===== design.v =====
module Block(clk, en, rst, start, ballx, bally, x, y, hitx, topbotcol, LRcol);
input clk, en, rst, start;
input [9:0] ballx, bally, x, y;
output reg hitx, topbotcol, LRcol;
reg [3:0] S, NS;
parameter
Start = 4'd0,
init = 4'd1,
display = 4'd2,
hit = 4'd3,
tb = 4'd4,
lr = 4'd5;
always@(posedge clk or negedge rst)
begin
    if(rst == 1'b0)
        S <= Start;
    else if(en)
        S <= NS;
end
always@(*)
case(S)
    Start:
        NS = init;
    init:
        NS = display;
    display:
        if((ballx > x && ballx < x + 40 && bally == y) || (ballx > x && ballx < x + 40 && bally == y + 20))
            NS = tb;
        else if((bally > y && bally < y + 20 && (ballx == x || ballx == x + 1)) || (bally > y && bally < y + 20 && (ballx == x + 40 || ballx == x + 39)))
            NS = lr;
		  else
			   NS = display;
	 lr:
		NS = hit;
	 tb:
	   NS = hit;
    hit:
        NS = hit;
    default:
        NS = S;
endcase
always@(posedge clk or negedge rst)
begin
    if(rst == 1'b0)
    begin
        hitx <= 1'b0;
        topbotcol <= 1'b0;
        LRcol <= 1'b0;
    end
    else if(en)
    begin
        case(S)
            init:
				begin
                hitx <= 1'b0;
                topbotcol <= 1'b0;
                LRcol <= 1'b0;
				end
            display:
				begin
					 begin
                    hitx <= 1'b0;
					 end
				end
				tb:
				begin
                   topbotcol <= 1'b1;
                   hitx <= 1'b1;
				end
				lr:
				begin
                   LRcol <= 1'b1;
                   hitx <= 1'b1;
				end
            hit:
				begin
                topbotcol <= 1'b0;
                LRcol <= 1'b0;
                hitx <= 1'd1;
				end
        endcase
    end
end
endmodule
module Ballmove(rst, clk, clk60, start, topbotcol, LRcol, topbotcol2, LRcol2, topbotcol3, LRcol3, topbotcol4, LRcol4, topbotcol5, LRcol5, topbotcol6, LRcol6, topbotcol7, LRcol7, topbotcol8, LRcol8, topbotcol9, LRcol9, topbotcol10, LRcol10, topbotcol11, LRcol11, topbotcol12, LRcol12, topbotcol13, LRcol13, topbotcol14, LRcol14, topbotcol15, LRcol15, topbotcol16, LRcol16, ceilingcol, walcol, padcol, padAng, ballx, bally, L);
input rst, clk, clk60, start,topbotcol, LRcol, topbotcol2, LRcol2, topbotcol3, LRcol3, topbotcol4, LRcol4, topbotcol5, LRcol5, topbotcol6, LRcol6, topbotcol7, LRcol7, topbotcol8, LRcol8, topbotcol9, LRcol9, topbotcol10, LRcol10, topbotcol11, LRcol11, topbotcol12, LRcol12, topbotcol13, LRcol13, topbotcol14, LRcol14, topbotcol15, LRcol15, topbotcol16, LRcol16, padcol, ceilingcol, walcol;
input [2:0] padAng;
output reg [9:0] ballx, bally;
output reg L;
reg [3:0] S, NS;
reg [2:0] movex, movey;
reg UD;
reg [2:0] LR;
parameter
Start = 4'd0,
Startpos = 4'd1,
Startmove = 4'd2,
Move = 4'd3,
SwitchL = 4'd4,
SwitchR = 4'd8,
Switchy = 4'd5,
Padcol = 4'd6,
Done = 4'd7,
Startx = 10'd160,
Starty = 10'd100;
always@(posedge clk or negedge rst)
begin
    if(rst == 1'b0)
        S <= Start;
    else if(clk60)
        S <= NS;
end
always@(*)
begin
    case(S)
        Start:
            NS = Startpos;
        Startpos:
         if(start == 1'b0)
				NS = Startmove;
			else
				NS = Startpos;
		Startmove:
			NS = Move;
		Move:
			if(topbotcol == 1'b1 || topbotcol2 == 1'b1 || topbotcol3 == 1'b1 || topbotcol4 == 1'b1 || topbotcol5 == 1'b1 || topbotcol6 == 1'b1 || topbotcol7 == 1'b1 || topbotcol8 == 1'b1 || topbotcol9 == 1'b1 || topbotcol10 == 1'b1 || topbotcol11 == 1'b1 || topbotcol12 == 1'b1 || topbotcol13 == 1'b1 || topbotcol14 == 1'b1 || topbotcol15 == 1'b1 || topbotcol16 == 1'b1)
				NS = Switchy;
			else
			if(bally == 10'd1)
				NS = Switchy;
			else
			if(ballx == 10'd2)
				NS = SwitchL;
			else
			if(ballx == 10'd1)
				NS = SwitchL;
			else
			if(ballx == 10'd318)
				NS = SwitchR;
			else
			if(ballx == 10'd319)
				NS = SwitchR;
			else
			if(LRcol == 1'b1 || LRcol2 == 1'b1 || LRcol3 == 1'b1 || LRcol4 == 1'b1 || LRcol5 == 1'b1 || LRcol6 == 1'b1 || LRcol7 == 1'b1 || LRcol8 == 1'b1 || LRcol9 == 1'b1 || LRcol10 == 1'b1 || LRcol11 == 1'b1 || LRcol12 == 1'b1 || LRcol13 == 1'b1 || LRcol14 == 1'b1 || LRcol15 == 1'b1 || LRcol16 == 1'b1)
				NS = SwitchL;
			else
			if(padcol == 1'b1)
				NS = Padcol;
			else
			if(bally == 240)
				NS = Done;
			else
				NS = Move;
		Switchy:
			NS = Move;
		SwitchL:
			NS = Move;
		SwitchR:
			NS = Move;
		Padcol:
			NS = Move;
		Done:
			NS = Done;
		default:
			NS = S;
	endcase
end
always@(posedge clk or negedge rst)
begin
	if(rst == 1'b0)
	begin
		ballx <= 10'd160;
		bally <= 10'd100;
		UD <= 1'b0;
		LR <= 3'd0;
		L <= 1'b0;
		movex <= 3'd0;
		movey <= 3'd0;
	end
	else if(clk60)
	begin
		case(S)
			Start: 
			begin
				ballx <= 10'd160;
				bally <= 10'd100;
			end
			Startmove:
			begin
				movex <= 3'd0;
				movey <= 3'd1;
			end
			Move:
			begin
			if(UD == 1'b0 && LR == 3'd0)
			begin
				ballx <= ballx;
				bally <= bally + 1;
			end
			else if(UD == 1'b0 && LR == 3'd1)
			begin
				ballx <= ballx - 1;
				bally <= bally + 1;
			end
			else if(UD == 1'b0 && LR == 3'd2)
			begin
				ballx <= ballx - 2;
				bally <= bally + 1;
			end
			else if(UD == 1'b0 && LR == 3'd3)
			begin
				ballx <= ballx + 1;
				bally <= bally + 1;
			end
			else if(UD == 1'b0 && LR == 3'd4)
			begin
				ballx <= ballx + 2;
				bally <= bally + 1;
			end
			else if(UD == 1'b1 && LR == 3'd0)
			begin
				ballx <= ballx;
				bally <= bally - 1;
			end
			else if(UD == 1'b1 && LR == 3'd1)
			begin
				ballx <= ballx - 1;
				bally <= bally - 1;
			end
			else if(UD == 1'b1 && LR == 3'd2)
			begin
				ballx <= ballx - 2;
				bally <= bally - 1;
			end
			else if(UD == 1'b1 && LR == 3'd3)
			begin
				ballx <= ballx + 1;
				bally <= bally - 1;
			end
			else if(UD == 1'b1 && LR == 3'd4)
			begin
				ballx <= ballx + 2;
				bally <= bally - 1;
			end
			else
			begin
				bally <= ballx;
				bally <= bally;
			end
			end
			Switchy:
			begin
				if(UD == 1'b1)
				begin
					bally <= bally + 2;
					UD <= 1'b0;
				end
				else
				begin
					bally <= bally - 2;
					UD <= 1'b1;
				end
			end
			SwitchL:
			begin
				if(LR == 3'd1)
				begin
					ballx <= ballx + 2;
					LR <= 3'd3;
				end
				else if(LR == 3'd2)
				begin
					ballx <= ballx + 3;
					LR <= 3'd4;
				end
				else
				begin
					LR <= LR;
				end
			end
			SwitchR:
			begin
				if(LR == 3'd3)
				begin
					ballx <= ballx - 2;
					LR <= 3'd1;
				end
				else if(LR == 3'd4)
				begin
					ballx <= ballx - 3;
					LR <= 3'd2;
				end
				else
				begin
					LR <= LR;
				end
			end
			Padcol:
			begin
				bally <= bally - 1;
				UD <= 1'b1;
				case(padAng)
					3'd0:
					begin
						LR <= 3'd2;
					end
					3'd1:
					begin
						LR <= 3'd1;
					end
					3'd2:
					begin
						LR <= 3'd0;
					end
					3'd3:
					begin
						LR <= 3'd3;
					end
					3'd4:
					begin
						LR <= 3'd4;
					end
				endcase
			end
			Done:
			begin
				L <= 1'b1;
			end
		endcase
	end
end
endmodule
module Paddlemove(rst, clk, clk60, L, R, start, ballx, bally, padx, pady, Padcol, PadAng);
input rst, clk, clk60, L, R, start;
input [9:0] ballx, bally;
output reg Padcol;
output reg [2:0] PadAng;
output reg [9:0] padx, pady;
reg [3:0] S,NS;
parameter
PadW = 8'd80,
PadH = 5'd20,
PadStartX = 10'd100,
PadStartY = 10'd200,
ScreenW = 10'd320,
ScreenH = 10'd240,
Start = 4'd0,
Wait = 4'd1,
MoveL = 4'd2,
MoveR = 4'd3;
always@(posedge clk or negedge rst)
begin
    if(rst == 1'b0)
        S <= Start;
    else if(clk60)
        S <= NS;
end
always@(*)
    case(S)
        Start:
            if(start == 1'b0)
                NS = Wait;
            else
                NS = Start;
        Wait:
            if(L == 1'b0)
                NS = MoveL;
            else
            if(R == 1'b0)
                NS = MoveR;
            else
            if(L^~R == 1'b0)
                NS = Wait;
            else
                NS = Wait;
        MoveL:
            if(L == 1'b0)
                NS = MoveL;
            else
                NS = Wait;
        MoveR:
            if(R == 1'b0)
                NS = MoveR;
            else
                NS = Wait;
        default:
            NS = S;
    endcase
always@(posedge clk or negedge rst)
begin
    if(rst == 1'b0)
    begin
        padx <= PadStartX;
        pady <= PadStartY;
        Padcol <= 1'b0;
        PadAng <= 3'd0;
    end
    else if(clk60)
    begin
        case(S)
            Wait:
				begin
                if(ballx > padx && ballx < padx + 17 && bally == pady)
					 begin
                    Padcol <= 1'b1;
                    PadAng <= 3'd0;
					 end
                else
                if(ballx > padx + 16 && ballx < padx + 33 && bally == pady)
					 begin
                    Padcol <= 1'b1;
                    PadAng <= 3'd1;
					 end
                else
                if(ballx > padx + 32 && ballx < padx + 49 && bally == pady)
					 begin
                    Padcol <= 1'b1;
                    PadAng <= 3'd2;
					 end
                else
                if(ballx > padx + 48 && ballx < padx + 65 && bally == pady)
					 begin
                    Padcol <= 1'b1;
                    PadAng <= 3'd3;
					 end
                else
                if(ballx > padx + 64 && ballx < padx + 80 && bally == pady)
					 begin
                    Padcol <= 1'b1;
                    PadAng <= 3'd4;
					 end
                else
					 begin
                    padx <= padx;
                    Padcol <= 1'b0;
					 end
            end
            MoveL:
				begin
                if(ballx > padx && ballx < padx + 17 && bally == pady)
					 begin
                    Padcol <= 1'b1;
                    PadAng <= 3'd0;
					 end
                else
                if(ballx > padx + 16 && ballx < padx + 33 && bally == pady)
					 begin
                    Padcol <= 1'b1;
                    PadAng <= 3'd1;
					 end
                else
                if(ballx > padx + 32 && ballx < padx + 49 && bally == pady)
					 begin
                    Padcol <= 1'b1;
                    PadAng <= 3'd2;
					 end
                else
                if(ballx > padx + 48 && ballx < padx + 65 && bally == pady)
					 begin
                    Padcol <= 1'b1;
                    PadAng <= 3'd3;
					 end
                else
                if(ballx > padx + 64 && ballx < padx + 80 && bally == pady)
					 begin
                    Padcol <= 1'b1;
                    PadAng <= 3'd4;
					 end
                else
                if(padx == 10'd0)
					 begin
                    padx <= padx;
					 end
                else
					 begin
                    padx <= padx - 1;
                    Padcol <= 1'b0;
					 end
				end
            MoveR:
				begin
                if(ballx > padx && ballx < padx + 17 && bally == pady)
					 begin
                    Padcol <= 1'b1;
                    PadAng <= 3'd0;
					 end
                else
                if(ballx > padx + 16 && ballx < padx + 33 && bally == pady)
					 begin
                    Padcol <= 1'b1;
                    PadAng <= 3'd1;
					 end
                else
                if(ballx > padx + 32 && ballx < padx + 49 && bally == pady)
					 begin
                    Padcol <= 1'b1;
                    PadAng <= 3'd2;
					 end
                else
                if(ballx > padx + 48 && ballx < padx + 65 && bally == pady)
					 begin
                    Padcol <= 1'b1;
                    PadAng <= 3'd3;
					 end
                else
                if(ballx > padx + 64 && ballx < padx + 80 && bally == pady)
					 begin
                    Padcol <= 1'b1;
                    PadAng <= 3'd4;
					 end
                else
                if(padx == 10'd240)
					 begin
                    padx <= padx;
					 end
                else
					 begin
                    padx <= padx + 1;
                    Padcol <= 1'b0;
					 end
				end
            endcase
		end
	end
endmodule
module Display(clk, rst, x, y, ballx, bally, paddlex, paddley, block1x, block1y, block2x, block2y, block3x, block3y, block4x, block4y, block5x, block5y, block6x, block6y, block7x, block7y, block8x, block8y, block9x, block9y, block10x, block10y, block11x, block11y, block12x, block12y, block13x, block13y, block14x, block14y, block15x, block15y, block16x, block16y, hit1, hit2, hit3, hit4, hit5, hit6, hit7, hit8, hit9, hit10, hit11, hit12, hit13, hit14, hit15, hit16, start, done, L, W, color);
input clk, rst, start, hit1, hit2, hit3, hit4, hit5, hit6, hit7, hit8, hit9, hit10, hit11, hit12, hit13, hit14, hit15, hit16, done, W, L;
input [9:0] x, y, ballx, bally, paddlex, paddley, block1x, block1y, block2x, block2y, block3x, block3y, block4x, block4y, block5x, block5y, block6x, block6y, block7x, block7y, block8x, block8y, block9x, block9y, block10x, block10y, block11x, block11y, block12x, block12y, block13x, block13y, block14x, block14y, block15x, block15y, block16x, block16y;
output reg [2:0] color;
reg [8:0] shift;
reg [7:0] S, NS;
parameter
Start = 8'd0,
xypos = 8'd1,
black = 8'd2,
colour = 8'd3,
white = 8'd4,
Begin = 8'd5,
Win = 8'd6,
Loss = 8'd7;
always@(posedge clk or negedge rst)
begin
	if(rst == 1'b0)
		S<= Start;
	else 
		S<= NS;
end
always@(*)
begin
case(S)
	Start:
		if(start == 1'b0)
			NS = xypos;
		else
			NS = Start;
	xypos:
		if((x > paddlex && x < paddlex + 80 && y < paddley + 10 && y > paddley) || (x > ballx - 2 && x < ballx + 2 && y > bally - 2 && y < bally + 2) && L == 1'b0 && W == 1'b0)
			NS = black;
		else if(x > block1x && x < block1x + 40 && y > block1y && y < block1y + 20 && hit1 == 1'b0 && L == 1'b0 && W == 1'b0)
			NS = colour;
		else if(x > block2x && x < block2x + 40 && y > block2y && y < block2y + 20 && hit2 == 1'b0 && L == 1'b0 && W == 1'b0)
			NS = colour;
		else if(x > block3x && x < block3x + 40 && y > block3y && y < block3y + 20 && hit3 == 1'b0 && L == 1'b0 && W == 1'b0)
			NS = colour;
		else if(x > block4x && x < block4x + 40 && y > block4y && y < block4y + 20 && hit4 == 1'b0 && L == 1'b0 && W == 1'b0)
			NS = colour;
		else if(x > block5x && x < block5x + 40 && y > block5y && y < block5y + 20 && hit5 == 1'b0 && L == 1'b0 && W == 1'b0)
			NS = colour;
		else if(x > block6x && x < block6x + 40 && y > block6y && y < block6y + 20 && hit6 == 1'b0 && L == 1'b0 && W == 1'b0)
			NS = colour;
		else if(x > block7x && x < block7x + 40 && y > block7y && y < block7y + 20 && hit7 == 1'b0 && L == 1'b0 && W == 1'b0)
			NS = colour;
		else if(x > block8x && x < block8x + 40 && y > block8y && y < block8y + 20 && hit8 == 1'b0 && L == 1'b0 && W == 1'b0)
			NS = colour;
		else if(x > block9x && x < block9x + 40 && y > block9y && y < block9y + 20 && hit9 == 1'b0 && L == 1'b0 && W == 1'b0)
			NS = colour;
		else if(x > block10x && x < block10x + 40 && y > block10y && y < block10y + 20 && hit10 == 1'b0 && L == 1'b0 && W == 1'b0)
			NS = colour;
		else if(x > block11x && x < block11x + 40 && y > block11y && y < block11y + 20 && hit11 == 1'b0 && L == 1'b0 && W == 1'b0)
			NS = colour;
		else if(x > block12x && x < block12x + 40 && y > block12y && y < block12y + 20 && hit12 == 1'b0 && L == 1'b0 && W == 1'b0)
			NS = colour;
		else if(x > block13x && x < block13x + 40 && y > block13y && y < block13y + 20 && hit13 == 1'b0 && L == 1'b0 && W == 1'b0)
			NS = colour;
		else if(x > block14x && x < block14x + 40 && y > block14y && y < block14y + 20 && hit14 == 1'b0 && L == 1'b0 && W == 1'b0)
			NS = colour;
		else if(x > block15x && x < block15x + 40 && y > block15y && y < block15y + 20 && hit15 == 1'b0 && L == 1'b0 && W == 1'b0)
			NS = colour;
		else if(x > block16x && x < block16x + 40 && y > block16y && y < block16y + 20 && hit16 == 1'b0 && L == 1'b0 && W == 1'b0)
			NS = colour;
		else if(L == 1'b1)
			NS = Loss;
		else if(W == 1'b1)
			NS = Win;
		else 
			NS = white;
	black:
		NS = xypos;
	colour:
		NS = xypos;
	white:
		NS = xypos;
	Win:
		NS = xypos;
	Loss:
		NS = xypos;
	default:
		NS = S;
endcase
end
always@(posedge clk or negedge rst)
begin
	if(rst == 1'b0)
	begin
		color <= 3'b111;
	end
	else
	begin
		case (S)
			Start:
			begin
			color <= 3'b000;
			end
			black:
			begin
			color <= 3'b001;
			end
			colour:
			begin
			color <= 3'b010;
			end
			white:
			begin
			color <= 3'b011;
			end
			Win:
			begin
			color <= 3'b100;
			end
			Loss:
			begin
			color <= 3'b101;
			end
			default:
			begin
			color <= 3'b111;
			end
		endcase
	end
end
endmodule
module BreakoutControl(clk_50, strt, rst, L, R, tick, color, pix_x, pix_y, ball_x, ball_y, pad_x, bricks, win, lose);
input clk_50;
input strt, rst, L, R;
input tick;
output [2:0] color;
output [8:0] pix_x;
output [7:0] pix_y;
output [9:0] ball_x;
output [9:0] ball_y;
output [9:0] pad_x;
output [15:0] bricks;
output win, lose;
parameter 
Start = 4'd0,
Play = 4'd1,
Win = 4'd2,
Lose = 4'd3,
block1x = 10'd1,
block1y = 10'd50,
block2x = 10'd41,
block2y = 10'd50,
block3x = 10'd81,
block3y = 10'd50,
block4x = 10'd121,
block4y = 10'd50,
block5x = 10'd161,
block5y = 10'd50,
block6x = 10'd201,
block6y = 10'd50,
block7x = 10'd241,
block7y = 10'd50,
block8x = 10'd281,
block8y = 10'd50,
block9x = 10'd1,
block9y = 10'd19,
block10x = 10'd41,
block10y = 10'd19,
block11x = 10'd81,
block11y = 10'd19,
block12x = 10'd121,
block12y = 10'd19,
block13x = 10'd161,
block13y = 10'd19,
block14x = 10'd201,
block14y = 10'd19,
block15x = 10'd241,
block15y = 10'd19,
block16x = 10'd281,
block16y = 10'd19;
wire [2:0] color;
reg [3:0] S,NS;
reg W, done, start_state, ph25; 
reg [9:0] x, y;
wire [9:0] ballx, bally, padx, pady;
wire [2:0] PadAng;
wire padcol, topbotcol, LRcol, topbotcol2, LRcol2, topbotcol3, LRcol3, topbotcol4, LRcol4, topbotcol5, LRcol5, topbotcol6, LRcol6, topbotcol7, LRcol7, topbotcol8, LRcol8, topbotcol9, LRcol9, topbotcol10, LRcol10, topbotcol11, LRcol11, topbotcol12, LRcol12, topbotcol13, LRcol13, topbotcol14, LRcol14, topbotcol15, LRcol15, topbotcol16, LRcol16, ceilingcol, walcol, Lo;
wire Hit1, Hit2, Hit3, Hit4, Hit5, Hit6, Hit7, Hit8, Hit9, Hit10, Hit11, Hit12, Hit13, Hit14, Hit15, Hit16;
wire clk60;
assign clk60 = tick;
Paddlemove pad(rst, clk_50, clk60, L, R, strt, ballx, bally, padx, pady, padcol, PadAng);
Block blk1(clk_50, clk60, rst, strt, ballx, bally, block1x, block1y, Hit1, topbotcol, LRcol);
Block blk2(clk_50, clk60, rst, strt, ballx, bally, block2x, block2y, Hit2, topbotcol2, LRcol2);
Block blk3(clk_50, clk60, rst, strt, ballx, bally, block3x, block3y, Hit3, topbotcol3, LRcol3);
Block blk4(clk_50, clk60, rst, strt, ballx, bally, block4x, block4y, Hit4, topbotcol4, LRcol4);
Block blk5(clk_50, clk60, rst, strt, ballx, bally, block5x, block5y, Hit5, topbotcol5, LRcol5);
Block blk6(clk_50, clk60, rst, strt, ballx, bally, block6x, block6y, Hit6, topbotcol6, LRcol6);
Block blk7(clk_50, clk60, rst, strt, ballx, bally, block7x, block7y, Hit7, topbotcol7, LRcol7);
Block blk8(clk_50, clk60, rst, strt, ballx, bally, block8x, block8y, Hit8, topbotcol8, LRcol8);
Block blk9(clk_50, clk60, rst, strt, ballx, bally, block9x, block9y, Hit9, topbotcol9, LRcol9);
Block blk10(clk_50, clk60, rst, strt, ballx, bally, block10x, block10y, Hit10, topbotcol10, LRcol10);
Block blk11(clk_50, clk60, rst, strt, ballx, bally, block11x, block11y, Hit11, topbotcol11, LRcol11);
Block blk12(clk_50, clk60, rst, strt, ballx, bally, block12x, block12y, Hit12, topbotcol12, LRcol12);
Block blk13(clk_50, clk60, rst, strt, ballx, bally, block13x, block13y, Hit13, topbotcol13, LRcol13);
Block blk14(clk_50, clk60, rst, strt, ballx, bally, block14x, block14y, Hit14, topbotcol14, LRcol14);
Block blk15(clk_50, clk60, rst, strt, ballx, bally, block15x, block15y, Hit15, topbotcol15, LRcol15);
Block blk16(clk_50, clk60, rst, strt, ballx, bally, block16x, block16y, Hit16, topbotcol16, LRcol16);
Ballmove ball(rst, clk_50, clk60, strt, topbotcol, LRcol, topbotcol2, LRcol2, topbotcol3, LRcol3, topbotcol4, LRcol4, topbotcol5, LRcol5, topbotcol6, LRcol6, topbotcol7, LRcol7, topbotcol8, LRcol8, topbotcol9, LRcol9, topbotcol10, LRcol10, topbotcol11, LRcol11, topbotcol12, LRcol12, topbotcol13, LRcol13, topbotcol14, LRcol14, topbotcol15, LRcol15, topbotcol16, LRcol16, ceilingcol, walcol, padcol, PadAng, ballx, bally, Lo);
Display dis(clk_50, rst, x, y, ballx, bally, padx, pady, block1x, block1y, block2x, block2y, block3x, block3y, block4x, block4y, block5x, block5y, block6x, block6y, block7x, block7y, block8x, block8y, block9x, block9y, block10x, block10y, block11x, block11y, block12x, block12y, block13x, block13y, block14x, block14y, block15x, block15y, block16x, block16y, Hit1, Hit2, Hit3, Hit4, Hit5, Hit6, Hit7, Hit8, Hit9, Hit10, Hit11, Hit12, Hit13, Hit14, Hit15, Hit16, strt, done, Lo, W, color);
assign pix_x = x[8:0];
assign pix_y = y[7:0];
assign ball_x = ballx;
assign ball_y = bally;
assign pad_x = padx;
assign bricks = {Hit16, Hit15, Hit14, Hit13, Hit12, Hit11, Hit10, Hit9, Hit8, Hit7, Hit6, Hit5, Hit4, Hit3, Hit2, Hit1};
assign win = W;
assign lose = Lo;
always @(posedge clk_50 or negedge rst) begin
	if (rst == 1'b0) begin
		ph25 <= 0;
	end else begin
		ph25 <= ~ph25;
	end
end
always @(posedge clk_50 or negedge rst) begin
	if (rst == 1'b0) begin
		x <= 0;
		y <= 0;
	end else if (ph25 == 1'b0) begin
		if (x == 10'd320) begin
			x <= 0;
			if (y == 10'd240) begin
				y <= 0;
			end else begin
				y <= y + 10'd1;
			end
		end else begin
			x <= x + 10'd1;
		end
	end
end
always@(posedge clk_50 or negedge rst)
begin
	if(rst == 1'b0)
		S<= Start;
	else 
		S<= NS;
end
always@(*)
begin
case(S)
	Start:
		if(strt == 1'b0)
			NS = Play;
		else 
			NS = Start;
	Play:
		if(Hit1 == 1'b1 && Hit2 == 1'b1 && Hit3 == 1'b1 && Hit4 == 1'b1 && Hit5 == 1'b1 && Hit6 == 1'b1 && Hit7 == 1'b1 && Hit8 == 1'b1 && Hit9 == 1'b1 && Hit10 == 1'b1 && Hit11 == 1'b1 && Hit12 == 1'b1 && Hit13 == 1'b1 && Hit14 == 1'b1 && Hit15 == 1'b1 && Hit16 == 1'b1)
			NS = Win;
		else 
			if(Lo == 1'b1)
				NS = Lose;
			else
			NS = Play;
	Win:
		NS = Win;
	Lose: 
		NS = Lose;
	default:
		NS = S;
endcase
end
always@(posedge clk_50 or negedge rst)
begin
	if(rst == 1'b0)
	begin 
		done <= 1'b0;
		W <= 1'b0;
		start_state <= 1'b1;
	end
	else 
	begin
		case (S)
			Start:
			begin
				done <= 1'b0;
				W <= 1'b0;
			end
			Win:
			begin
				W <= 1'b1;
			end
		endcase
	end
end
endmodule	

===== run.sh =====
#!/bin/bash
# the make line also repeats each setting of config.mk as NAME=value (left out here)
make -C /OpenROAD-flow-scripts/flow DESIGN_CONFIG=/design/flow/config.mk WORK_HOME=/design/flow/orfs CLKGATE_MAP_FILE= finish

===== config.mk =====
export PLATFORM = sky130hd
export DESIGN_NAME = BreakoutControl
export DESIGN_NICKNAME = BreakoutControl
export VERILOG_FILES = /design/flow/design.v
export SDC_FILE = /design/flow/constraint.sdc
export NUM_CORES = 4
export LEC_CHECK = 0
export ABC_AREA = 1
export CAP_MARGIN = 20
export CORE_MARGIN = 2
export CORE_UTILIZATION = 72
export CTS_CLUSTER_DIAMETER = 62
export PLACE_DENSITY = 0.35
export SLEW_MARGIN = 20

===== constraint.sdc =====
create_clock -name core_clock -period 2.74 [get_ports {clk_50}]
set_input_delay 0.5480 -clock core_clock [delete_from_list [all_inputs] [get_ports {clk_50}]]
set_output_delay 0.5480 -clock core_clock [all_outputs]
set_load 0.01 [all_outputs]

==> results of run 1 <==
-- stage by stage --
stage	util, %	instances
2_1_floorplan	-	2550
3_3_place_gp	80.5	3009
3_5_place_dp	80.5	3009
4_1_cts	84.9	3067
5_1_grt	87.7	3086
6_report	87.7	3086
-- repair_timing --
| action | in CTS | in global routing |
|---|---|---|
| hold buffers | 0 | 0 |
| endpoints found under the setup margin | 21 | 21 |
| pin swaps | 16 | 51 |
| cloned | 3 | 0 |
| resized | 33 | 130 |
| hold endpoints to repair | 0 | 0 |
| buffers inserted | 5 | 19 |
-- cell type report --
| cell class | instances | area, µm² |
|---|---|---|
| tap | 330 | 413 |
| timing repair buffer | 257 | 2290 |
| sequential | 235 | 5920 |
| clock buffer | 36 | 759 |
| clock inverter | 14 | 136 |
| inverter | 336 | 1280 |
| multi-input combinational | 1877 | 11300 |
| timing repair inverter | 1 | 7.51 |
| fill | 1319 | 3100 |
-- per-layer routing --
metal  vias to the layer above  part of all wire (%)  wire, µm  track usage, %
met2                      1682                    45     29600            74.3
met3                       483                    12      8060            11.8
met5                         -                 0.024        16               0
li1                       8772                     -         -               -
met1                      9311                    35     23400            58.1
met4                         2                   7.8      5170            28.7
==> flow_metrics.tcl, run 1 <==
# metrics dict for downstream scripts
set metrics [dict create \
    outcome "complete, but fails checks" \
    so_faults "hold timing, setup timing" \
    postLayoutSetupSlackWorst_ns -0.331 \
    ff_type "dfrtp_1" \
    grt_start_max_net_pins 140 \
    first_pass_iters 10 \
    synth_nets 2711 \
    powerComb_uw 11200 \
    ios 74 \
    numCtsBuffers 27 \
    routed_via_density 6.56 \
    htreeDepth 1 \
    fin_nets 2896 \
    clock_sinks 235 \
    synthCells 2550 \
    clk_pin_slew_worst_paths_ns 0.06 \
    cp_max_fo 6 \
    fmax_ghz 0.326 \
    hold_viol_final 1 \
    cts_tree "yes" \
    critical_path.cell_chain "clkinvlp_4 > buf_4 > ha_1 > inv_1 > ha_1 > inv_1 > nor2_1 > nand3_1 > nand3_1 > nand2_1 > nand2_1 > nand3_2 > nand2_4 > nand2_8 > nand3_4 > nand2_1 > nand2_1" \
    postSynthSeqShare_pct 32.2 \
    powerDensity_mw_per_mm2 872 \
    min-delay-path-class "in -> async" \
    synthArstFlopShare_pct 100 \
    seq_power_share_pct 22.3 \
    swShare_pct 46.6 \
    finalCriticalPeriod_ns 3.07 \
    arrival_ns 3.57 \
    crit_top_cell "nand2_1" \
    yosysWarnings 5 \
    maxSlewViolCount 0 \
    tightest_slew_ns 0.989 \
    simple_gate_share_pct 27.8 \
    finalCritPeriodShare_pct 112 \
    r2r_start "pad.padx[6]" \
    power.leakage_uw 0.0106 \
    holdWs_ns -0.00666 \
    r2r_slack_ns -0.33 \
    fp_util_pct 73.1 \
    ys_cells 2550 \
    ff2ff_path_depth 17 \
    die_h_um 164 \
    grt_setup_unrepaired "yes" \
    top_cells_by_count "nand2_1, inv_1, nor2_1, dfrtp_1, a21oi_1" \
    insertion_delay_ns 0.57 \
    netlist_area_mm2 0.0184 \
    synth_cell_type_count 70 \
    relSlewSlack_pct 33.8 \
    crit_cells 17 \
    pg_seq_uw 4290 \
    grtUsageTotal_pct 47.0 \
    worstSetupEndpoint "pad.padx[1]" \
    p_switching_uw 8960 \
    design_area_mm2 0.0221 \
    startpoint_type "flop" \
    clock_skew_ns 0.0258 \
    ys_sh_aoi_pct 14.9 \
    post-place-ws_ns -0.257 \
    p_int_uw 10300 \
    synth-edff-count 0 \
    top_area_cell "dfrtp_1" \
    cts.root.buffer_cell "clkbuf_16" \
    die_width_um 164 \
    grt_pass1_vias 19200 \
    adder_share_pct 10.6 \
    crit_start "pad.padx[6]" \
    warning_count 62 \
    area_leaders "dfrtp_1, nand2_1, ha_1, inv_1, a21oi_1" \
    grt_overflow 0 \
    antenna_found_initial 1 \
    clockBufferDepth 3 \
    clkPwrFrac_pct 19.3 \
    combPwrFrac_pct 58.4 \
    cp_data_required_time_ns 3.24 \
    diodes 0 \
    grt_pass1_wl_um 99300 \
    synth.most_common_cell "nand2_1" \
    wl_per_cell_um 21.5 \
    critPathMaxStageDelay_ns 0.66 \
    rows 58 \
    place_congestion 1.09 \
    maxCapViolCount 0 \
    core_area_mm2 0.0252 \
    cpMaxStageDelayCell "dfstp_2" \
    crit_type "reg -> reg" \
    synth_chip_area_mm2 0.0184 \
    crit_buf_inv 4 \
    place_area_mm2 0.0203 \
    finalSetupTns_ns -5.57 \
    drt.antenna.violating_nets 0 \
    synth.area.mux_share_pct 0.0544 \
    die-area_mm2 0.0269 \
    cpLargestDelayFamily "simple AND/OR/NAND/NOR gates" \
    xor_area_share_pct 4.35 \
    ys_top_logic_family "simple AND/OR/NAND/NOR gates" \
    power_leader "combinational cells" \
    drtIter0Drc 3474 \
    drc 0 \
    area.growth.synth_to_final_pct 19.9 \
    power_uw 19200 \
    r2r_end "pad.padx[1]" \
    routed_wl_um 66200 \
    ir_worst_vdd_uv 671 \
    end_kind "flop" \
    via_count 20300 \
    setup_viol 21 \
    syn_avg_cell_area_um2 7.22 \
    port-buffer-count 73 \
    top_area_share_pct 27.4 \
    ys.flops 235 \
    powerClk_uw 3710 \
    dp_hpwl_um 45600 \
]
==> inputs of run 2 (changes only) <==
ABC_AREA = unset   (was 1)
CORE_UTILIZATION = 70   (was 72)
CTS_CLUSTER_DIAMETER = unset   (was 62)
CTS_CLUSTER_SIZE = 26   (was unset)
PLACE_DENSITY = unset   (was 0.35)
clock period = 4.23 ns   (was 2.74 ns; I/O delays follow)
==> run 2 against run 1 <==
- routed wire length decreased by 19%
- largest cell class unchanged
- sequential power decreased by 35%
- the run now finishes clean
- synthesized cell count decreased by 21%
- utilization decreased by 8.3 points
- critical path depth decreased by 2
- global-route usage decreased by 5.7 points
- count of clock-buffer cells in the layout decreased by 2
- sequential cell count unchanged
- hold slack improved by 0.43 ns
- total power decreased by 43%
- worst setup slack improved by 0.55 ns
==> flow_metrics.tcl, run 2 <==
# metrics dict for downstream scripts
set metrics [dict create \
    cts_tree "yes" \
    synth.area.mux_share_pct 1.76 \
    post-place-ws_ns 0.218 \
    grt_pass1_wl_um 85900 \
    clkPwrFrac_pct 21.4 \
    ys.flops 235 \
    area_leaders "dfrtp_1, ha_1, dfstp_2, o21ai_0, xnor2_1" \
    routed_via_density 6.92 \
    crit_buf_inv 1 \
    end_kind "flop" \
    postSynthSeqShare_pct 34.1 \
    finalSetupTns_ns 0 \
    adder_share_pct 11.2 \
    wl_per_cell_um 22.3 \
    cp_data_required_time_ns 4.65 \
    ir_worst_vdd_uv 426 \
    cts.root.buffer_cell "clkbuf_16" \
    critical_path.cell_chain "inv_1 > ha_1 > nand2_1 > or3_1 > or3_1 > xor2_1 > ha_1 > o21a_1 > o22ai_1 > a2111oi_0 > nand3_1 > a31o_2 > a221oi_1 > a211oi_1 > and3b_1" \
    startpoint_type "flop" \
    grtUsageTotal_pct 41.3 \
    insertion_delay_ns 0.56 \
    dp_hpwl_um 38500 \
    diodes 0 \
    ys_top_logic_family "AND-OR/OR-AND gates" \
    cpLargestDelayFamily "AND-OR/OR-AND gates" \
    postLayoutSetupSlackWorst_ns 0.216 \
    powerComb_uw 5910 \
    htreeDepth 1 \
    synth.most_common_cell "dfrtp_1" \
    syn_avg_cell_area_um2 8.57 \
    clock_sinks 235 \
    hold_viol_final 0 \
    grt_pass1_vias 16100 \
    power.leakage_uw 0.00832 \
    cp_max_fo 5 \
    maxCapViolCount 0 \
    first_pass_iters 6 \
    yosysWarnings 5 \
    drc 0 \
    die_width_um 161 \
    numCtsBuffers 26 \
    warning_count 61 \
    port-buffer-count 73 \
    swShare_pct 43.7 \
    ff_type "dfrtp_1" \
    outcome "timing/DRC/antenna clean" \
    place_congestion 1.01 \
    finalCriticalPeriod_ns 4.01 \
    powerDensity_mw_per_mm2 572 \
    rows 57 \
    crit_type "reg -> reg" \
    fin_nets 2223 \
    synth_chip_area_mm2 0.0173 \
    cpMaxStageDelayCell "or3_1" \
    crit_cells 15 \
    grt_setup_unrepaired "no" \
    ys_sh_aoi_pct 22.2 \
    synth_nets 2186 \
    crit_start "ball.bally[1]" \
    simple_gate_share_pct 19.1 \
    ios 74 \
    fp_util_pct 71.3 \
    grt_start_max_net_pins 165 \
    arrival_ns 4.44 \
    r2r_slack_ns 0.22 \
    top_area_share_pct 29.1 \
    fmax_ghz 0.249 \
    maxSlewViolCount 0 \
    routed_wl_um 53800 \
    clockBufferDepth 3 \
    relSlewSlack_pct 36.2 \
    top_cells_by_count "dfrtp_1, nand2_1, nor2_1, o21ai_0, ha_1" \
    area.growth.synth_to_final_pct 11.3 \
    critPathMaxStageDelay_ns 0.42 \
    finalCritPeriodShare_pct 94.9 \
    netlist_area_mm2 0.0173 \
    top_area_cell "dfrtp_1" \
    ys_cells 2025 \
    via_count 16700 \
    drtIter0Drc 2002 \
    synthArstFlopShare_pct 100 \
    antenna_found_initial 0 \
    tightest_slew_ns 0.957 \
    drt.antenna.violating_nets 0 \
    synth-edff-count 0 \
    xor_area_share_pct 5.60 \
    pg_seq_uw 2770 \
    seq_power_share_pct 25.0 \
    core_area_mm2 0.0243 \
    powerClk_uw 2370 \
    synthCells 2025 \
    setup_viol 0 \
    p_int_uw 6220 \
    power_leader "combinational cells" \
    min-delay-path-class "in -> async" \
    clock_skew_ns 0.0284 \
    clk_pin_slew_worst_paths_ns 0.06 \
    ff2ff_path_depth 15 \
    p_switching_uw 4830 \
    ctsHoldBuffers 0 \
    r2r_start "ball.bally[1]" \
    grt_overflow 0 \
    worstSetupEndpoint "dis.S[3]" \
    synth_cell_type_count 83 \
    combPwrFrac_pct 53.5 \
    die-area_mm2 0.0261 \
    r2r_end "dis.S[3]" \
    die_h_um 161 \
    nFillCells 1633 \
]
run 2: what timing repair did:
action,CTS,global route
resized,0,0
endpoints found under the setup margin,0,10
setup buffers,0,2
run 2: routing by layer:
| layer | global-route usage (%) | up-vias | routed length (µm) |
|---|---|---|---|
| met5 | 0 | - | 0 |
| met4 | 20.7 | 0 | 2840 |
| met3 | 7.16 | 219 | 5310 |
| met2 | 65.8 | 1058 | 24500 |
| met1 | 54.8 | 7960 | 21100 |
| li1 | - | 7423 | - |
run 2: metrics by stage:
step | area, µm² | hold slack, ns | utilization (%) | power [µW] | instances
finish | 19300 | 0.418 | 79.4 | 11000 | 2406
global route | 19300 | 0.487 | 79.4 | 11700 | 2406
CTS | 19300 | 0.449 | 79.3 | 10900 | 2404
detailed placement | 18400 | 0.444 | 75.6 | 8490 | 2356
global placement | 18400 | 0.439 | 75.6 | 8310 | 2356
floorplan | 17300 | 0.430 | - | 6550 | 2025
run 2: area by class of cell:
| type | count | area [µm²] | area share, % |
|---|---|---|---|
| repair buffers | 145 | 1290 | 6.68 |
| flip-flops and latches | 235 | 5920 | 30.7 |
| clock buffers | 34 | 751 | 3.89 |
| well taps | 324 | 405 | 2.10 |
| multi-input cells | 1554 | 10400 | 53.8 |
| inverters | 100 | 375 | 1.94 |
| clock inverters | 14 | 166 | 0.862 |
==> inputs of run 3 (changes only) <==
ABC_AREA = 1   (was unset)
CORE_ASPECT_RATIO = 1.23   (was unset)
CORE_MARGIN = 4   (was 2)
CORE_UTILIZATION = 40   (was 70)
CTS_CLUSTER_SIZE = unset   (was 26)
TNS_END_PERCENT = 30   (was unset)
clock period = 7.34 ns   (was 4.23 ns; I/O delays follow)
==> run 3 against run 2 <==
- count of clock-buffer cells in the layout is the same
- final cell count grew 31%
- highest routed layer unchanged
- first-iteration DRC count shrank 36%
- sequential cell count is the same
- critical endpoint is now ball_x[7]
- largest power group unchanged
- global-route usage shrank 18 points
- synthesized area grew 6.2%
- critical path depth shrank 14
- total power shrank 45%
- clock power shrank 44%
- utilization shrank 35 points
- design area grew 4.5%
==> flow_metrics.tcl, run 3 <==
# metrics dict for downstream scripts
set metrics [dict create \
    outcome "timing/DRC/antenna clean" \
    r2r_end "pad.padx[3]" \
    synthCells 2550 \
    diodes 0 \
    die_width_um 201 \
    drc 0 \
    die-area_mm2 0.0496 \
    adder_share_pct 10.6 \
    ctsHoldBuffers 0 \
    critPathMaxStageDelay_ns 1.08 \
    grt_pass1_vias 17200 \
    startpoint_type "flop" \
    r2r_start "pad.padx[2]" \
    insertion_delay_ns 0.57 \
    area.growth.synth_to_final_pct 9.57 \
    dp_hpwl_um 44400 \
    cts_tree "yes" \
    synth-edff-count 0 \
    xor_area_share_pct 4.35 \
    first_pass_iters 5 \
    place_congestion 0.985 \
    drt.antenna.violating_nets 0 \
    power_leader "combinational cells" \
    yosysWarnings 5 \
    top_area_cell "dfrtp_1" \
    grt_setup_unrepaired "no" \
    clock_skew_ns 0.0282 \
    p_int_uw 3240 \
    ios 74 \
    hp-start "blk10.S[0]" \
    synthArstFlopShare_pct 100 \
    clk_pin_slew_worst_paths_ns 0.08 \
    pg_seq_uw 1770 \
    nFillCells 4689 \
    combPwrFrac_pct 48.9 \
    grt_pass1_wl_um 93900 \
    htreeDepth 1 \
    ys_top_logic_family "simple AND/OR/NAND/NOR gates" \
    finalSetupTns_ns 0 \
    clock_sinks 235 \
    clockBufferDepth 3 \
    tightest_slew_ns 1.04 \
    power.leakage_uw 0.00962 \
    drtIter0Drc 1280 \
    crit_start "ball.ballx[7]" \
    ir_worst_vdd_uv 159 \
    top_cells_by_count "nand2_1, inv_1, nor2_1, dfrtp_1, a21oi_1" \
    antenna_found_initial 0 \
    ys_sh_aoi_pct 14.9 \
    finalCritPeriodShare_pct 51.5 \
    worstSetupEndpoint "ball_x[7]" \
    min-delay-path-class "reg -> reg" \
    port-buffer-count 73 \
    rows 86 \
    synth_nets 2711 \
    grt_start_max_net_pins 155 \
    end_kind "output pin" \
    crit_type "reg -> out" \
    powerDensity_mw_per_mm2 300 \
    ys_cells 2550 \
    critical_path.cell_chain "clkdlybuf4s50_1" \
    grtUsageTotal_pct 23.2 \
    powerComb_uw 2960 \
    postSynthSeqShare_pct 32.2 \
    fin_nets 2718 \
    fp_util_pct 40.8 \
    ys.flops 235 \
    ff2ff_path_depth 18 \
    maxCapViolCount 0 \
    fmax_ghz 0.265 \
    numCtsBuffers 26 \
    syn_avg_cell_area_um2 7.22 \
    routed_wl_um 59000 \
    cts_resized 0 \
    hold_viol_final 0 \
    warning_count 57 \
    cp_max_fo 23 \
    setup_viol 0 \
    holdWs_ns 0.437 \
    synth.most_common_cell "nand2_1" \
    via_count 17400 \
    ff_type "dfrtp_1" \
    min_path_cells 2 \
    cpLargestDelayFamily "flip-flops" \
    clkPwrFrac_pct 22.0 \
    simple_gate_share_pct 27.8 \
    r2r_slack_ns 3.57 \
    powerClk_uw 1330 \
    cp_data_required_time_ns 5.87 \
    synth_cell_type_count 70 \
    synth_chip_area_mm2 0.0184 \
    p_switching_uw 2820 \
    arrival_ns 2.31 \
    top_area_share_pct 27.4 \
    synth.area.mux_share_pct 0.0544 \
    maxSlewViolCount 0 \
    area_leaders "dfrtp_1, nand2_1, ha_1, inv_1, a21oi_1" \
    finalCriticalPeriod_ns 3.78 \
    crit_buf_inv 1 \
    routed_via_density 5.52 \
    grt_overflow 0 \
    wl_per_cell_um 18.7 \
    netlist_area_mm2 0.0184 \
    seq_power_share_pct 29.2 \
    core_area_mm2 0.0452 \
    hold_end "blk10.S[0]" \
    cts.root.buffer_cell "clkbuf_16" \
    cpMaxStageDelayCell "dfstp_2" \
    crit_cells 1 \
    relSlewSlack_pct 28.7 \
    post_cts_buffers 0 \
    swShare_pct 46.5 \
    die_h_um 246 \
]
-- run 3: per-layer routing --
metal / up-vias / track usage (%) / wire (µm) / part of all wire [%]
li1: 8414 / - / - / -
met1: 8344 / 29.3 / 25000 / 42
met2: 487 / 41.5 / 29000 / 49
met3: 148 / 2.19 / 2690 / 4.6
met4: 0 / 8.51 / 2330 / 3.9
met5: - / 0 / 0 / 0
-- run 3: stage by stage --
| stage | std cells | worst slack (ns) | utilization (%) | power, µW | area [µm²] |
|---|---|---|---|---|---|
| after global placement | 3101 | 3.64 | 42.8 | 4670 | 19300 |
| after floorplan | 2550 | 4.35 | - | 3800 | 18400 |
| final | 3149 | 3.56 | 44.7 | 6060 | 20200 |
| after global routing | 3149 | 3.28 | 44.7 | 6570 | 20200 |
| after detailed placement | 3101 | 3.62 | 42.8 | 4720 | 19300 |
| after CTS | 3149 | 3.56 | 44.7 | 6080 | 20200 |
-- run 3: final cells by class --
| cell class | count | area [µm²] | share of cell area (%) |
|---|---|---|---|
| clock buffer | 34 | 701 | 3.47 |
| clock inverter | 14 | 146 | 0.725 |
| inverter | 336 | 1260 | 6.26 |
| multi-input combinational | 1875 | 10600 | 52.6 |
| sequential | 235 | 5920 | 29.3 |
| tap | 572 | 716 | 3.55 |
| timing repair buffer | 83 | 821 | 4.07 |
==> inputs of run 4 (changes only) <==
ABC_AREA = unset   (was 1)
CORE_ASPECT_RATIO = unset   (was 1.23)
CORE_MARGIN = 2   (was 4)
CORE_UTILIZATION = 70   (was 40)
CTS_CLUSTER_DIAMETER = 62   (was unset)
TNS_END_PERCENT = unset   (was 30)
clock period = 3.9 ns   (was 7.34 ns; I/O delays follow)
==> run 4 against run 3 <==
- critical path type is now reg -> reg
- critical endpoint is now dis.S[3]
- hold slack got worse by 0.22 ns
- count of clock-buffer cells in the layout grew 4
- synthesized area is 5.8% lower
- die size is 47% lower
- combinational power rose by 120%
- utilization increased by 36 points
- worst setup slack worse by 3.4 ns
==> flow_metrics.tcl, run 4 <==
# metrics dict for downstream scripts
set metrics [dict create \
    powerClk_uw 2870 \
    outcome "timing/DRC/antenna clean" \
    setup_viol 0 \
    postSynthSeqShare_pct 34.1 \
    powerDensity_mw_per_mm2 635 \
    cp_data_required_time_ns 4.33 \
    ff2ff_path_depth 15 \
    clk_pin_slew_worst_paths_ns 0.06 \
    routed_via_density 6.97 \
    power_leader "combinational cells" \
    ir_worst_vdd_uv 412 \
    syn_avg_cell_area_um2 8.57 \
    tightest_slew_ns 0.883 \
    ctsHoldBuffers 0 \
    via_count 16900 \
    crit_start "ball.bally[1]" \
    grt_start_max_net_pins 86 \
    clkPwrFrac_pct 23.0 \
    crit_top_cell "ha_1" \
    drtIter0Drc 2289 \
    critPathMaxStageDelay_ns 0.44 \
    netlist_area_mm2 0.0173 \
    combPwrFrac_pct 53.1 \
    area.growth.synth_to_final_pct 13.0 \
    simple_gate_share_pct 19.1 \
    synth_nets 2186 \
    place_area_mm2 0.0185 \
    wl_per_cell_um 23.1 \
    seq_power_share_pct 23.8 \
    yosysWarnings 5 \
    ys_cells 2025 \
    nFillCells 1587 \
    synth-edff-count 0 \
    ys_top_logic_family "AND-OR/OR-AND gates" \
    top_area_share_pct 29.1 \
    rows 57 \
    first_pass_iters 6 \
    arrival_ns 4.16 \
    synth_chip_area_mm2 0.0173 \
    warning_count 57 \
    port-buffer-count 73 \
    ios 74 \
    finalCritPeriodShare_pct 95.6 \
    p_switching_uw 5430 \
    top_area_cell "dfrtp_1" \
    cpMaxStageDelayCell "or3_1" \
    drc 0 \
    antenna_found_initial 1 \
    ys.flops 235 \
    ff_type "dfrtp_1" \
    r2r_end "dis.S[3]" \
    crit_buf_inv 1 \
    cts.root.buffer_cell "clkbuf_16" \
    die_h_um 161 \
    cp_max_fo 5 \
    cts_tree "yes" \
    maxSlewViolCount 0 \
    relSlewSlack_pct 40.4 \
    p_int_uw 7010 \
    crit_type "reg -> reg" \
    area_leaders "dfrtp_1, ha_1, dfstp_2, o21ai_0, xnor2_1" \
    finalCriticalPeriod_ns 3.73 \
    startpoint_type "flop" \
    dp_hpwl_um 40000 \
    design_area_mm2 0.0196 \
    clock_skew_ns 0.0535 \
    grtUsageTotal_pct 42.8 \
    diodes 0 \
    end_kind "flop" \
    post_cts_buffers 0 \
    adder_share_pct 11.2 \
    worstSetupEndpoint "dis.S[3]" \
    fmax_ghz 0.268 \
    core_area_mm2 0.0243 \
    min-delay-path-class "in -> async" \
    pg_seq_uw 2970 \
    synthArstFlopShare_pct 100 \
    fp_util_pct 71.3 \
    hold_viol_final 0 \
    critical_path.cell_chain "inv_1 > ha_1 > nand2_1 > or3_1 > or3_4 > xor2_1 > ha_1 > o21a_1 > o22ai_1 > a2111oi_1 > nand3_1 > a31o_2 > a221oi_4 > a211oi_2 > and3b_1" \
    routed_wl_um 56100 \
    grt_pass1_vias 16500 \
    grt_pass1_wl_um 89000 \
    power_uw 12400 \
    drt.antenna.violating_nets 0 \
    numCtsBuffers 28 \
    fin_nets 2240 \
    clockBufferDepth 3 \
    htreeDepth 1 \
    die_width_um 161 \
    cts_resized 0 \
    final_core_util_pct 80.6 \
    r2r_slack_ns 0.17 \
    finalSetupTns_ns 0 \
    synth.area.mux_share_pct 1.76 \
    grt_overflow 0 \
    swShare_pct 43.6 \
    synthCells 2025 \
    maxCapViolCount 0 \
    die-area_mm2 0.0261 \
    insertion_delay_ns 0.59 \
    cpLargestDelayFamily "simple AND/OR/NAND/NOR gates" \
    top_cells_by_count "dfrtp_1, nand2_1, nor2_1, o21ai_0, ha_1" \
    place_congestion 0.983 \
    synth_cell_type_count 83 \
    clock_sinks 235 \
    r2r_start "ball.bally[1]" \
    power.leakage_uw 0.00845 \
    synth.most_common_cell "dfrtp_1" \
    xor_area_share_pct 5.60 \
    powerComb_uw 6610 \
    crit_cells 15 \
    ys_sh_aoi_pct 22.2 \
]
==> run 4: final cells by class <==
cell class / instances / area [µm²] / area share (%)
Multi-Input combinational cell: 1554 / 10400 / 53.3
Sequential cell: 235 / 5920 / 30.2
Timing Repair Buffer: 160 / 1420 / 7.22
Clock buffer: 38 / 828 / 4.23
Tap cell: 324 / 405 / 2.07
Inverter: 100 / 375 / 1.92
Clock inverter: 14 / 206 / 1.05
==> run 4: metal layers <==
layer	global-route usage (%)	up-vias	share of wire (%)
met5	0	-	0
met4	21.5	0	5.9
met3	7.81	271	11
met2	68.7	1118	45
met1	56.1	8066	38
li1	-	7459	-
==> run 4: through the flow <==
stage	std cells	hold slack, ns	setup WS (ns)
5_1_grt	2425	0.276	-0.0734
3_5_place_dp	2373	0.468	0.0529
6_report	2425	0.216	0.171
2_1_floorplan	2025	0.430	0.136
4_1_cts	2425	0.234	0.0174
3_3_place_gp	2373	0.441	0.236
==> inputs of run 5 (changes only) <==
ABC_AREA = 1   (was unset)
CORE_UTILIZATION = 72   (was 70)
PLACE_DENSITY = 0.35   (was unset)
clock period = 2.75 ns   (was 3.9 ns; I/O delays follow)
==> run 5 against run 4 <==
- sequential share of layout area decreased by 3.6 points
- the layout now fails its checks (hold timing, setup timing)
- design area increased by 13%
- largest cell class unchanged
- register-to-register slack got worse by 0.75 ns
==> flow_metrics.tcl, run 5 <==
# metrics dict for downstream scripts
set metrics [dict create \
    maxSlewViolCount 0 \
    final_core_util_pct 88.3 \
    arrival_ns 3.76 \
    routed_wl_um 71100 \
    clock_sinks 235 \
    p_switching_uw 9170 \
    ff2ff_path_depth 18 \
    synth-edff-count 0 \
    crit_buf_inv 4 \
    drt.antenna.violating_nets 0 \
    crit_type "reg -> reg" \
    ios 74 \
    place_area_mm2 0.0203 \
    netlist_area_mm2 0.0184 \
    maxCapViolCount 0 \
    power.leakage_uw 0.0107 \
    area.growth.synth_to_final_pct 20.8 \
    synth_chip_area_mm2 0.0184 \
    drc 0 \
    htreeDepth 1 \
    tightest_slew_ns 1.02 \
    ys_cells 2550 \
    core_area_mm2 0.0252 \
    so_faults "hold timing, setup timing" \
    clkPwrFrac_pct 20.7 \
    die-area_mm2 0.0269 \
    power_leader "combinational cells" \
    cp_data_required_time_ns 3.18 \
    holdWs_ns -0.0166 \
    area_leaders "dfrtp_1, nand2_1, ha_1, inv_1, a21oi_1" \
    top_area_cell "dfrtp_1" \
    power_uw 19700 \
    design_area_mm2 0.0222 \
    top_area_share_pct 27.4 \
    fp_util_pct 73.1 \
    ys_top_logic_family "simple AND/OR/NAND/NOR gates" \
    ctsHoldBuffers 0 \
    cpLargestDelayFamily "simple AND/OR/NAND/NOR gates" \
    dp_hpwl_um 45900 \
    powerClk_uw 4080 \
    insertion_delay_ns 0.59 \
    cpMaxStageDelayCell "dfrtp_1" \
    clk_pin_slew_worst_paths_ns 0.07 \
    grt_setup_unrepaired "yes" \
    clock_skew_ns 0.0390 \
    min-delay-path-class "in -> async" \
    yosysWarnings 5 \
    ys_sh_aoi_pct 14.9 \
    grt_pass1_vias 20000 \
    grtUsageTotal_pct 50.3 \
    postLayoutSetupSlackWorst_ns -0.578 \
    via_count 21000 \
    crit_start "pad.padx[0]" \
    first_pass_iters 11 \
    r2r_start "pad.padx[0]" \
    cts.root.buffer_cell "clkbuf_16" \
    ff_type "dfrtp_1" \
    powerComb_uw 11300 \
    critPathMaxStageDelay_ns 0.43 \
    setup_viol 17 \
    pg_seq_uw 4320 \
    synthArstFlopShare_pct 100 \
    synth_nets 2711 \
    die_h_um 164 \
    r2r_slack_ns -0.58 \
    end_kind "flop" \
    grt_overflow 0 \
    critical_path.cell_chain "inv_1 > nor3_4 > inv_2 > nor2_4 > inv_2 > o21ai_2 > xor2_1 > ha_1 > a21oi_1 > o21a_1 > nand2_2 > a21oi_4 > nand3_4 > nand3_4 > buf_6 > o21ai_4 > nand2_1 > nand2_1" \
    startpoint_type "flop" \
    die_width_um 164 \
    synthCells 2550 \
    swShare_pct 46.6 \
    grt_start_max_net_pins 91 \
    simple_gate_share_pct 27.8 \
    synth.area.mux_share_pct 0.0544 \
    combPwrFrac_pct 57.4 \
    routed_via_density 6.78 \
    ys.flops 235 \
    place_congestion 1.05 \
    numCtsBuffers 28 \
    adder_share_pct 10.6 \
    cts_tree "yes" \
    relSlewSlack_pct 31.5 \
    port-buffer-count 73 \
    p_int_uw 10500 \
    wl_per_cell_um 23.0 \
    finalCritPeriodShare_pct 121 \
    cp_max_fo 5 \
    ir_worst_vdd_uv 885 \
    fin_nets 2903 \
    finalCriticalPeriod_ns 3.33 \
    clockBufferDepth 3 \
    crit_cells 18 \
    outcome "complete, but fails checks" \
    xor_area_share_pct 4.35 \
    fmax_ghz 0.300 \
    grt_pass1_wl_um 106000 \
    drtIter0Drc 3717 \
    antenna_found_initial 4 \
    rows 58 \
    synth_cell_type_count 70 \
    powerDensity_mw_per_mm2 885 \
    synth.most_common_cell "nand2_1" \
    syn_avg_cell_area_um2 7.22 \
    postSynthSeqShare_pct 32.2 \
    seq_power_share_pct 21.9 \
    worstSetupEndpoint "pad.PadAng[2]" \
    top_cells_by_count "nand2_1, inv_1, nor2_1, dfrtp_1, a21oi_1" \
    warning_count 60 \
    hold_viol_final 4 \
    r2r_end "pad.PadAng[2]" \
]
[run 5: routing by layer]
layer  up-vias  GRT usage [%]  routed length, µm
met4         2           29.4               6180
li1       8789              -                  -
met5         -              0                 14
met1      9515           61.3              23400
met2      1990           80.3              31100
met3       679           13.8              10400
[run 5: metrics by stage]
stage	hold WS, ns	setup slack (ns)	setup TNS [ns]	std cells
global route	0.0403	-0.649	-9.74	3094
floorplan	0.254	-0.0285	-0.198	2550
detailed placement	0.427	-0.248	-3.72	3010
CTS	0.00943	-0.101	-1.02	3072
global placement	0.425	-0.147	-2.07	3010
finish	-0.0166	-0.578	-7.50	3095
[run 5: timing repair]
action | 4_1_cts | 5_1_grt
endpoints found under the setup margin | 21 | 23
resized | 41 | 130
gates cloned | 1 | 2
setup buffers | 9 | 22
pin swaps | 16 | 57
[run 5: layout make-up]
cell class                      instances  area (µm²)
Clock buffer                           35         787
Timing Repair Buffer                  263        2330
Fill cell                            1273        2940
Tap cell                              330         413
Sequential cell                       235        5930
Timing Repair inverter                  1        8.76
Clock inverter                         17         233
Inverter                              336        1270
Multi-Input combinational cell       1877       11300
Antenna cell                            1        2.50
==> inputs of run 6 (changes only) <==
CAP_MARGIN = 10   (was 20)
CTS_CLUSTER_DIAMETER = 55   (was 62)
CTS_CLUSTER_SIZE = 15   (was unset)
GPL_ROUTABILITY_DRIVEN = 0   (was unset)
HOLD_SLACK_MARGIN = -0.07   (was unset)
MAX_ROUTING_LAYER = met5   (was unset)
PLACE_DENSITY = unset   (was 0.35)
PLACE_DENSITY_LB_ADDON = 0.04   (was unset)
SETUP_SLACK_MARGIN = -0.14   (was unset)
clock period = 2.64 ns   (was 2.75 ns; I/O delays follow)
==> run 6 against run 5 <==
- combinational power increased by about 20%
- first-iteration DRC count grew 4.6%
- critical path type unchanged
- synthesized cell count did not move
- fmax is 13% lower
- clock power shrank 17%
- utilization is 1.2 points lower
- clock skew decreased by 0.016 ns
- fails the layout checks on setup timing
- synthesized area unchanged
- via count grew 0.35%
==> flow_metrics.tcl, run 6 <==
# metrics dict for downstream scripts
set metrics [dict create \
    core_area_mm2 0.0252 \
    critPathMaxStageDelay_ns 0.81 \
    routed_via_density 6.77 \
    ff2ff_path_depth 15 \
    wl_per_cell_um 22.8 \
    rows 58 \
    design_area_mm2 0.0219 \
    power_uw 20800 \
    seq_power_share_pct 20.9 \
    die_width_um 164 \
    clock_sinks 235 \
    combPwrFrac_pct 62.7 \
    ir_worst_vdd_uv 1010 \
    routed_wl_um 70900 \
    r2r_slack_ns -1.20 \
    cts.root.buffer_cell "clkbuf_16" \
    synthArstFlopShare_pct 100 \
    ys_sh_aoi_pct 14.9 \
    hold_end "pad.S[3]" \
    insertion_delay_ns 0.54 \
    dp_hpwl_um 44500 \
    postSynthSeqShare_pct 32.2 \
    antenna_found_initial 7 \
    ys.flops 235 \
    netlist_area_mm2 0.0184 \
    clock_skew_ns 0.0233 \
    pg_seq_uw 4340 \
    place_area_mm2 0.0204 \
    synth-edff-count 0 \
    worstSetupEndpoint "pad.padx[0]" \
    first_pass_iters 29 \
    relSlewSlack_pct 31.5 \
    drtIter0Drc 3887 \
    hp-start "tick" \
    outcome "complete, but fails checks" \
    ff_type "dfrtp_1" \
    power_leader "combinational cells" \
    finalSetupTns_ns -22.10 \
    grtUsageTotal_pct 47.1 \
    synthCells 2550 \
    yosysWarnings 5 \
    synth_cell_type_count 70 \
    so_faults "setup timing" \
    cts_tree "yes" \
    simple_gate_share_pct 27.8 \
    clk_pin_slew_worst_paths_ns 0.07 \
    arrival_ns 4.24 \
    drc 0 \
    drt.antenna.violating_nets 0 \
    synth_chip_area_mm2 0.0184 \
    fp_util_pct 73.1 \
    min-delay-path-class "in -> reg" \
    top_cells_by_count "nand2_1, inv_1, nor2_1, dfrtp_1, a21oi_1" \
    ys_top_logic_family "simple AND/OR/NAND/NOR gates" \
    fin_nets 2917 \
    adder_share_pct 10.6 \
    die-area_mm2 0.0269 \
    crit_buf_inv 3 \
    crit_cells 15 \
    syn_avg_cell_area_um2 7.22 \
    top_area_share_pct 27.4 \
    p_switching_uw 10200 \
    nFillCells 1349 \
    clkPwrFrac_pct 16.3 \
    area_leaders "dfrtp_1, nand2_1, ha_1, inv_1, a21oi_1" \
    xor_area_share_pct 4.35 \
    fmax_ghz 0.260 \
    ys_cells 2550 \
    warning_count 60 \
    grt_setup_unrepaired "yes" \
    grt_start_max_net_pins 107 \
    via_count 21000 \
    min_path_cells 3 \
    die_h_um 164 \
    powerComb_uw 13000 \
    powerClk_uw 3390 \
    setup_viol 24 \
    p_int_uw 10600 \
    r2r_end "pad.padx[0]" \
    power.leakage_uw 0.0106 \
    maxCapViolCount 0 \
    cp_max_fo 6 \
    htreeDepth 1 \
    top_area_cell "dfrtp_1" \
    grt_overflow 0 \
    final_core_util_pct 87.1 \
    grt_pass1_wl_um 99800 \
    swShare_pct 49.1 \
    postLayoutSetupSlackWorst_ns -1.20 \
    grt_pass1_vias 19500 \
    port-buffer-count 73 \
    critical_path.cell_chain "ha_4 > buf_4 > inv_1 > nand2_2 > nand2_1 > xor2_1 > ha_4 > a21oi_1 > or2_1 > nand3_1 > nand3_4 > inv_6 > nand3_4 > nand2_2 > nand2_1" \
    cpLargestDelayFamily "simple AND/OR/NAND/NOR gates" \
    end_kind "flop" \
    synth_nets 2711 \
    r2r_start "pad.padx[5]" \
    crit_start "pad.padx[5]" \
    finalCriticalPeriod_ns 3.84 \
    finalCritPeriodShare_pct 146 \
    ios 74 \
    area.growth.synth_to_final_pct 19.1 \
    crit_type "reg -> reg" \
    numCtsBuffers 23 \
    tightest_slew_ns 1.02 \
    cp_data_required_time_ns 3.04 \
    startpoint_type "flop" \
    clockBufferDepth 3 \
    maxSlewViolCount 0 \
    hold_viol_final 0 \
    powerDensity_mw_per_mm2 947 \
    synth.area.mux_share_pct 0.0544 \
    cpMaxStageDelayCell "xor2_1" \
    synth.most_common_cell "nand2_1" \
]
## run 6: layer usage
layer / wire length [µm] / track usage [%]
met3: 10300 / 15.4
met4: 6980 / 29.5
met1: 23300 / 55.7
met2: 29800 / 74.3
met5: 503 / 1.52
## run 6: final cells by class
cell class / count / area (µm²) / area share (%)
Multi-Input combinational cell: 1877 / 11100 / 50.7
Sequential cell: 235 / 5920 / 27.0
Timing Repair Buffer: 282 / 2420 / 11.0
Inverter: 336 / 1280 / 5.83
Clock buffer: 33 / 623 / 2.84
Tap cell: 330 / 413 / 1.88
Clock inverter: 9 / 141 / 0.645
Antenna cell: 7 / 17.5 / 0.0799
Timing Repair inverter: 1 / 7.51 / 0.0342
## run 6: repair_timing
| item | CTS | global route |
|---|---|---|
| endpoints found under the hold margin | 28 | 0 |
| hold buffers | 1 | 0 |
| setup endpoints to repair | 20 | 21 |
| cloned | 3 | 0 |
| gates resized | 47 | 65 |
| pin swaps | 32 | 36 |
| setup buffers | 11 | 15 |
## run 6: per-stage QoR
step / setup slack (ns) / hold slack, ns / cells
floorplan: -0.139 / 0.232 / 2550
global placement: -0.181 / 0.425 / 3032
detailed placement: -0.325 / 0.426 / 3032
CTS: -0.186 / 0.352 / 3088
global route: -1.34 / 0.371 / 3104
finish: -1.20 / 0.346 / 3110
Power figures rest on the tool's default switching activity, not on a simulated workload.
